==> run E: inputs <==
==> flow/design.v <==
module regfile #(
    parameter width = 16, 
    parameter num_regs = 16, 
    parameter num_inputs = 4,
    parameter total_inputs = num_inputs + num_inputs)(
    input wire clk,
    input wire reset,
    input wire ren,
    output reg [(total_inputs+1)*width-1:0] r_data,
    output reg r_data_vld,
    input wire wen1,
    input wire [num_inputs*width-1:0] w_data1,
    output reg wr_ack1,
    input wire wen2,
    input wire [num_inputs*width-1:0] w_data2,
    output reg wr_ack2,
    input wire wen3,
    input wire [width-1:0] w_data3,
    output reg wr_ack3
);
    reg [width-1:0] registers [0:num_regs-1];
    always @(*) begin
        if (ren) begin
            for (int i = 0; i <= total_inputs; i += 1 ) begin
                r_data[i*width +: width] = registers[i];  
            end
            r_data_vld = 1'b1;
        end else begin
            for (int i = 0; i <= total_inputs; i += 1) begin
                r_data[i*width +: width] = {width{1'b0}};  
            end
            r_data_vld = 1'b0;
        end
    end
    always @(posedge clk) begin
        wr_ack1 <= 1'b0;
        wr_ack2 <= 1'b0;
        wr_ack3 <= 1'b0;
        if (reset) begin
            for (int i = 0; i < num_regs; i = i + 1) begin
                registers[i] <= {width{1'b0}};
            end
        end else if (!ren) begin
            if (wen1) begin
                for (int i = 0; i < num_inputs; i += 1) begin
                    registers[i] <= w_data1[i*width +: width]; 
                end
                wr_ack1 <= 1'b1;
            end
            if (wen2) begin
                for (int i = 0; i < num_inputs; i += 1) begin
                    registers[i + num_inputs] <= w_data2[i*width +: width]; 
                end
                wr_ack2 <= 1'b1;
            end
            if (wen3) begin
                registers[total_inputs] <= w_data3;
                wr_ack3 <= 1'b1;
            end
        end
    end
endmodule
`timescale 1ns/1ps
module mem #(
    parameter width = 16,
    parameter num_regs = 16,
    parameter num_inputs = 4,
    parameter total_inputs = num_inputs + num_inputs
) (
    input wire clk,
    input wire reset,
    input wire on_off,  
    input wire write_en1,  
    output reg write_rdy1,
    input wire [num_inputs*width-1:0] w_data_in1,
    output wire write_ack1,
    input wire write_en2,  
    output reg write_rdy2,
    input wire [num_inputs*width-1:0] w_data_in2,
    output wire write_ack2,
    input wire write_en3,  
    output reg write_rdy3,
    input wire [width-1:0] w_data_in3,
    output wire write_ack3,
    output wire [width-1:0] config_in,
    output wire [total_inputs*width-1:0] adder_inputs,
    output wire on_off_vector_fu,  
    output wire r_data_vld
);
    reg write_reg_en1, write_reg_en2, write_reg_en3;
    wire [(total_inputs+1)*width-1:0] r_data_out;
    wire read_reg_en, writing;
    wire write_ack_wire1, write_ack_wire2, write_ack_wire3;
    always @(posedge clk) begin
        if (reset) begin
            write_reg_en1 <= 0;
            write_reg_en2 <= 0;
            write_reg_en3 <= 0;
            write_rdy1 <= 1'b1;
            write_rdy2 <= 1'b1;
            write_rdy3 <= 1'b1;
        end else begin
            write_reg_en1 <= 0;
            write_reg_en2 <= 0;
            write_reg_en3 <= 0;
            if (!on_off) begin
                write_rdy1 <= (!write_en1) ? 1'b1 : 1'b0;
                write_rdy2 <= (!write_en2) ? 1'b1 : 1'b0;
                write_rdy3 <= (!write_en3) ? 1'b1 : 1'b0;
                if (write_en1 && !write_ack1) 
                    write_reg_en1 <= 1;
                if (write_en2 && !write_ack2) 
                    write_reg_en2 <= 1;
                if (write_en3 && !write_ack3) 
                    write_reg_en3 <= 1;
            end else begin
                write_rdy1 <= 1'b0;
                write_rdy2 <= 1'b0;
                write_rdy3 <= 1'b0;
            end
        end
    end
    assign writing = (write_en1 || write_en2 || write_en3);
    assign write_ack1 = write_ack_wire1;
    assign write_ack2 = write_ack_wire2;
    assign write_ack3 = write_ack_wire3;
    assign on_off_vector_fu = on_off && !writing;
    assign read_reg_en = on_off_vector_fu;
    assign config_in = r_data_out[total_inputs*width +: width];
    genvar i;
    generate
        for (i = 0; i < total_inputs; i = i + 1) begin
            assign adder_inputs[i*width +: width] = r_data_out[i*width +: width];
        end
    endgenerate
    regfile #(
        .width(width),
        .num_regs(num_regs),
        .num_inputs(num_inputs)
    ) regfile1 (
        .clk(clk),
        .reset(reset),
        .ren(read_reg_en),
        .r_data(r_data_out),
        .r_data_vld(r_data_vld),
        .wen1(write_reg_en1),
        .w_data1(w_data_in1),
        .wr_ack1(write_ack_wire1),
        .wen2(write_reg_en2),
        .w_data2(w_data_in2),
        .wr_ack2(write_ack_wire2),
        .wen3(write_reg_en3),
        .w_data3(w_data_in3),
        .wr_ack3(write_ack_wire3)
    );
endmodule
module half_adder #(parameter width = 16) (
    input wire clk,
    input wire reset,
    input wire [width-1:0] a,
    input wire [width-1:0] b,
    output reg [width-1:0] c,
    output reg carry_out,
    output reg ack,
    input wire on_off
);
    always @(posedge clk) begin
        if (reset || !on_off) begin
            c <= {width{1'b0}};
            carry_out <= 1'b0;
            ack <= 1'b0;
        end else begin
            {carry_out, c} = a + b;
            ack <= 1'b1;
        end
    end
endmodule
module full_adder #(parameter width = 16) (
    input wire clk,
    input wire reset,
    input wire [width-1:0] a,
    input wire [width-1:0] b,
    input wire carry_in,
    output reg [width-1:0] c,
    output reg carry_out,
    output reg ack,
    input wire carry_listen,
    input wire on_off
);
    always @(posedge clk) begin
        if (reset || !on_off) begin
            c <= {width{1'b0}};
            carry_out <= 1'b0;
            ack <= 1'b0;
        end else begin
            if (carry_listen) begin
                {carry_out, c} = a + b + carry_in;
                ack <= 1'b1;
            end else begin
                {carry_out, c} = a + b;
                ack <= 1'b1;
            end
        end
    end
endmodule
`timescale 1ns/1ps
module adder_fu #(
    parameter width = 16,
    parameter num_inputs = 4,
    parameter total_inputs = num_inputs + num_inputs
) (
    input wire clk,
    input wire reset,
    input wire [total_inputs*width-1:0] inputs,
    input wire on_off,
    input wire [15:0] config_in,
    output wire [num_inputs*width-1:0] outputs,
    output wire [3:0] dest_info,
    output wire ack
);
    wire carry1, carry2, carry3, carry4;
    wire ack1, ack2, ack3, ack4;
    reg a1_on_off, a2_on_off, a3_on_off, a4_on_off;
    wire [1:0] adder_config;
    assign adder_config = config_in[1:0];
    assign dest_info = config_in[5:2];
    always @(posedge clk) begin
        if (reset) begin
            a1_on_off <= 1'b0;
            a2_on_off <= 1'b0;
            a3_on_off <= 1'b0;
            a4_on_off <= 1'b0;
        end else if (on_off) begin
            case (adder_config)
                2'd0: begin  
                    a1_on_off <= 1'b1;
                    a2_on_off <= 1'b1;
                    a3_on_off <= 1'b1;
                    a4_on_off <= 1'b1;
                end
                2'd1: begin  
                    a1_on_off <= 1'b1;
                    a2_on_off <= a1_on_off;
                    a3_on_off <= 1'b1;
                    a4_on_off <= a3_on_off;
                end
                2'd3: begin  
                    a1_on_off <= 1'b1;
                    a2_on_off <= a1_on_off;
                    a3_on_off <= a2_on_off;
                    a4_on_off <= a3_on_off;
                end
                default: begin
                    a1_on_off <= 1'b0;
                    a2_on_off <= 1'b0;
                    a3_on_off <= 1'b0;
                    a4_on_off <= 1'b0;
                end
            endcase
        end else begin
                a1_on_off <= 1'b0;
                a2_on_off <= 1'b0;
                a3_on_off <= 1'b0;
                a4_on_off <= 1'b0;
        end
    end
    assign ack = ack4;
    half_adder #( .width(width) ) adder1 (
        .clk(clk),
        .reset(reset),
        .a(inputs[0*width +: width]),
        .b(inputs[4*width +: width]),
        .c(outputs[0*width +: width]),
        .carry_out(carry1),
        .ack(ack1),
        .on_off(a1_on_off)
    );
    full_adder #( .width(width) ) adder2 (
        .clk(clk),
        .reset(reset),
        .a(inputs[1*width +: width]),
        .b(inputs[5*width +: width]),
        .c(outputs[1*width +: width]),
        .carry_in(carry1),
        .carry_out(carry2),
        .carry_listen(config_in[0]),
        .on_off(a2_on_off),
        .ack(ack2)
    );
    full_adder #( .width(width) ) adder3 (
        .clk(clk),    
        .reset(reset),
        .a(inputs[2*width +: width]),
        .b(inputs[6*width +: width]),
        .c(outputs[2*width +: width]),
        .carry_in(carry2),
        .carry_out(carry3),
        .carry_listen(config_in[1]),
        .on_off(a3_on_off),
        .ack(ack3)
    );
    full_adder #( .width(width) ) adder4 (
        .clk(clk),
        .reset(reset),
        .a(inputs[3*width +: width]),
        .b(inputs[7*width +: width]),
        .c(outputs[3*width +: width]),
        .carry_in(carry3),
        .carry_out(carry4),
        .carry_listen(config_in[0]),
        .on_off(a4_on_off),
        .ack(ack4)
    );
endmodule
`timescale 1ns/1ps
module v_tile #(
    parameter width = 16,  
    parameter num_inputs = 4,  
    parameter num_regs = 16,  
    parameter total_inputs = num_inputs + num_inputs  
) (
    input wire clk,
    input wire reset,
    input wire on_off,  
    input wire write_en1,  
    output wire write_rdy1,
    input wire [num_inputs*width-1:0] w_data_in1,  
    output wire write_ack1,
    input wire write_en2,  
    output wire write_rdy2,
    input wire [num_inputs*width-1:0] w_data_in2,  
    output wire write_ack2,
    input wire write_en3,  
    output wire write_rdy3,
    input wire [width-1:0] w_data_in3,
    output wire write_ack3,
    output wire [num_inputs*width-1:0] adder_outputs,  
    output wire [3:0] dest_info,
    output wire adder_ack
);
    wire [total_inputs*width-1:0] adder_inputs;
    wire on_off_vector_fu;
    wire [15:0] config_in;
    mem #(
        .width(width),
        .num_regs(num_regs),
        .num_inputs(num_inputs)
    ) mem_inst (
        .clk(clk),
        .reset(reset),
        .on_off(on_off),
        .write_en1(write_en1),
        .write_rdy1(write_rdy1),
        .w_data_in1(w_data_in1),
        .write_ack1(write_ack1),
        .write_en2(write_en2),
        .write_rdy2(write_rdy2),
        .w_data_in2(w_data_in2),
        .write_ack2(write_ack2),
        .write_en3(write_en3),
        .write_rdy3(write_rdy3),
        .w_data_in3(w_data_in3),
        .write_ack3(write_ack3),
        .config_in(config_in),
        .adder_inputs(adder_inputs),
        .on_off_vector_fu(on_off_vector_fu)
    );
    adder_fu #(
        .width(width),
        .num_inputs(num_inputs)
    ) adder_fu_inst (
        .clk(clk),
        .reset(reset),
        .inputs(adder_inputs),  
        .on_off(on_off_vector_fu),  
        .config_in(config_in),
        .outputs(adder_outputs),
        .dest_info(dest_info),
        .ack(adder_ack)
    );
endmodule
==> flow/run.sh <==
#!/bin/bash
# the make line also repeats each setting of config.mk as NAME=value (left out here)
make -C /OpenROAD-flow-scripts/flow DESIGN_CONFIG=/design/flow/config.mk WORK_HOME=/design/flow/orfs CLKGATE_MAP_FILE= finish
==> flow/config.mk <==
export PLATFORM = sky130hd
export DESIGN_NAME = v_tile
export DESIGN_NICKNAME = v_tile
export VERILOG_FILES = /design/flow/design.v
export SDC_FILE = /design/flow/constraint.sdc
export NUM_CORES = 4
export LEC_CHECK = 0
export ABC_AREA = 1
export CAP_MARGIN = 20
export CORE_ASPECT_RATIO = 1.43
export CORE_MARGIN = 2
export CORE_UTILIZATION = 72
export CTS_CLUSTER_DIAMETER = 326
export SETUP_SLACK_MARGIN = 0.57
export SLEW_MARGIN = 20
==> flow/constraint.sdc <==
create_clock -name core_clock -period 1.92 [get_ports {clk}]
set_input_delay 0.3840 -clock core_clock [delete_from_list [all_inputs] [get_ports {clk}]]
set_output_delay 0.3840 -clock core_clock [all_outputs]
set_load 0.01 [all_outputs]
==> run R: changes against run E <==
==> flow/config.mk (replaced) <==
export PLATFORM = sky130hd
export DESIGN_NAME = v_tile
export DESIGN_NICKNAME = v_tile
export VERILOG_FILES = /design/flow/design.v
export SDC_FILE = /design/flow/constraint.sdc
export NUM_CORES = 4
export LEC_CHECK = 0
export CAP_MARGIN = 20
export CELL_PAD_IN_SITES_DETAIL_PLACEMENT = 1
export CELL_PAD_IN_SITES_GLOBAL_PLACEMENT = 1
export CORE_ASPECT_RATIO = 0.75
export CORE_MARGIN = 2
export CORE_UTILIZATION = 30
export CTS_CLUSTER_SIZE = 94
export MIN_ROUTING_LAYER = met2
export PLACE_DENSITY = 0.85
export SETUP_SLACK_MARGIN = 1.13
export SLEW_MARGIN = 20
export TNS_END_PERCENT = 30
==> flow/constraint.sdc (replaced) <==
create_clock -name core_clock -period 4.5 [get_ports {clk}]
set_input_delay 0.9000 -clock core_clock [delete_from_list [all_inputs] [get_ports {clk}]]
set_output_delay 0.9000 -clock core_clock [all_outputs]
set_load 0.01 [all_outputs]
==> notes <==
- Run R ran to the end with no violations. Run E aborted during detailed placement (DPL-0038).
- In run R the synthesized area is smaller than in run E, by 3.2%.
- Of run E and run R, run R has the higher die area (gap about 56%, measured against run R).
- Against run R, the synthesized cell count of run E is larger by about 23%.
==> figures <==
|  | run R | run E |
|---|---|---|
| Result of the run | no timing/DRC/antenna violations | stopped before the end |
| Stage where the flow stopped | - | detailed placement |
| Multiplexer share of the synthesized area | 0.193% | 0% |
| Arithmetic-cell share of the synthesized area counting full adders, half adders and majority gates | 8.10% | 7.85% |
| Area share of the largest cell type after synthesis | 37.0% | 35.8% |
| Yosys Chip Area | 11600 um^2 | 12000 um^2 |
| Combined area of all synthesized cells | 11600 um^2 | 12000 um^2 |
| Number of nets in the synthesized netlist | 1706 | 2054 |
| Complex-gate fraction of the synthesized area | 18.4% | 18.3% |
| Width of the die | 231 um | 112 um |
| Area of the die | 40400 um^2 | 17800 um^2 |
| Height of the die | 175 um | 159 um |
| Area of the core | 38200 um^2 | 16400 um^2 |

---

==> v32 <==
RTL: the design.v shown in full above, as it stands there.
Settings: LEC_CHECK=0, CAP_MARGIN=0, CELL_PAD_IN_SITES_DETAIL_PLACEMENT=0, CELL_PAD_IN_SITES_GLOBAL_PLACEMENT=3, CORE_MARGIN=7, CORE_UTILIZATION=65, CTS_CLUSTER_DIAMETER=213, CTS_CLUSTER_SIZE=90, GPL_ROUTABILITY_DRIVEN=0, MAX_ROUTING_LAYER=met4, PLACE_DENSITY_LB_ADDON=0.23, SETUP_SLACK_MARGIN=1.71, SLEW_MARGIN=40, TNS_END_PERCENT=45; clock period 7.45 ns.
run.sh (not shown) runs the stock make flow with config.mk's settings and CLKGATE_MAP_FILE=.
==> v35: changes against v32 <==
Settings changed: CAP_MARGIN 0 to 20, CELL_PAD_IN_SITES_DETAIL_PLACEMENT 0 to not set, CELL_PAD_IN_SITES_GLOBAL_PLACEMENT 3 to not set, CORE_MARGIN 7 to 2, CORE_UTILIZATION 65 to 60, CTS_CLUSTER_DIAMETER 213 to not set, CTS_CLUSTER_SIZE 90 to not set, GPL_ROUTABILITY_DRIVEN 0 to not set, MAX_ROUTING_LAYER met4 to not set, PLACE_DENSITY_LB_ADDON 0.23 to not set, SETUP_SLACK_MARGIN 1.71 to not set, SLEW_MARGIN 40 to 20, TNS_END_PERCENT 45 to 55.
==> flow/constraint.sdc (replaced) <==
create_clock -name core_clock -period 3.63 [get_ports {clk}]
set_input_delay 0.7260 -clock core_clock [delete_from_list [all_inputs] [get_ports {clk}]]
set_output_delay 0.7260 -clock core_clock [all_outputs]
set_load 0.01 [all_outputs]
==> v16: changes against v32 <==
Settings changed: CAP_MARGIN 0 to 20, CELL_PAD_IN_SITES_DETAIL_PLACEMENT 0 to not set, CELL_PAD_IN_SITES_GLOBAL_PLACEMENT 3 to not set, CORE_MARGIN 7 to 2, CORE_UTILIZATION 65 to 30, CTS_CLUSTER_DIAMETER 213 to not set, CTS_CLUSTER_SIZE 90 to 94, GPL_ROUTABILITY_DRIVEN 0 to not set, MAX_ROUTING_LAYER met4 to not set, MIN_ROUTING_LAYER set to met2, PLACE_DENSITY set to 0.46, PLACE_DENSITY_LB_ADDON 0.23 to not set, SETUP_SLACK_MARGIN 1.71 to 1.13, SLEW_MARGIN 40 to 20, TNS_END_PERCENT 45 to not set.
==> flow/constraint.sdc (replaced) <==
create_clock -name core_clock -period 4.5 [get_ports {clk}]
set_input_delay 0.9000 -clock core_clock [delete_from_list [all_inputs] [get_ports {clk}]]
set_output_delay 0.9000 -clock core_clock [all_outputs]
set_load 0.01 [all_outputs]
==> v37: changes against v32 <==
Settings changed: CAP_MARGIN 0 to 20, CELL_PAD_IN_SITES_GLOBAL_PLACEMENT 3 to not set, CORE_MARGIN 7 to 2, CTS_CLUSTER_DIAMETER 213 to 29, CTS_CLUSTER_SIZE 90 to 46, GPL_ROUTABILITY_DRIVEN 0 to not set, HOLD_SLACK_MARGIN set to -0.09, MAX_ROUTING_LAYER met4 to met5, PLACE_DENSITY_LB_ADDON 0.23 to 0.25, SETUP_SLACK_MARGIN 1.71 to 1.31.
==> flow/constraint.sdc (replaced) <==
create_clock -name core_clock -period 4.74 [get_ports {clk}]
set_input_delay 0.9480 -clock core_clock [delete_from_list [all_inputs] [get_ports {clk}]]
set_output_delay 0.9480 -clock core_clock [all_outputs]
set_load 0.01 [all_outputs]
==> run summary <==
Die H -> 143 um
SO Faults -> setup timing
fp util -> 61.6%
initial drt markers -> 1075
core area -> 0.0189 mm^2
die area -> 0.0205 mm^2
yosys xor share -> 4.74%
Metal-1 WL -> 15.1 mm
# setup viols final -> 6
outcome -> finished with violations
die width -> 143 um
row count -> 50
final worst slack -> -0.0770 ns
# the run above: v35

==> run summary <==
outcome -> did not finish
Fail Step -> 5_1_grt
tool error -> [ERROR GRT-0232] Routing congestion too high. Check the congestion heatmap in the GUI.
top cells by count -> nand2_1, dfxtp_1, a21oi_1
placed instance area -> 0.0143 mm^2
met3 Use GR -> 74.5%
Commonest flop -> dfxtp_1
yosys xor share -> 4.74%
die width -> 138 um
Die H -> 138 um
fp util -> 66.8%
Basic Gates by Area -> 28.4%
die area -> 0.0190 mm^2
row count -> 48
# the run above: v37

==> run summary <==
outcome -> no timing/DRC/antenna violations
die width -> 201 um
Dominant cell area share -> 37.0%
# setup viols final -> 0
CP Capture Type -> register
number of clock buffers in the layout -> 39
Commonest flop -> dfxtp_1
yosys xor share -> 4.74%
core area -> 0.0385 mm^2
Die H -> 201 um
initial drt markers -> 1623
Metal-1 WL -> 0 um
dominant power group -> clock
Tmin final -> 3.78 ns
row count -> 72
critical path class -> in2reg
die area -> 0.0404 mm^2
# the run above: v16

==> run summary <==
Die H -> 148 um
Commonest flop -> dfxtp_1
die width -> 148 um
Top area cell types -> dfxtp_1, nand2_1, a21oi_1
post-synthesis instance total -> 1483
outcome -> did not finish
row count -> 48
core area -> 0.0174 mm^2
top-count cell post-synth -> nand2_1
die area -> 0.0219 mm^2
Fail Step -> 3_1_place_gp_skip_io
tool error -> [ERROR FLW-0024] Place density exceeds 1.0 (current PLACE_DENSITY_LB_ADDON =  0.23). Please check if the value of  PLACE_DENSITY_LB_ADDON is between 0 and 0.99.
fp util -> 66.8%
yosys xor share -> 4.74%
# the run above: v32

Power and IR drop assume default switching activity.
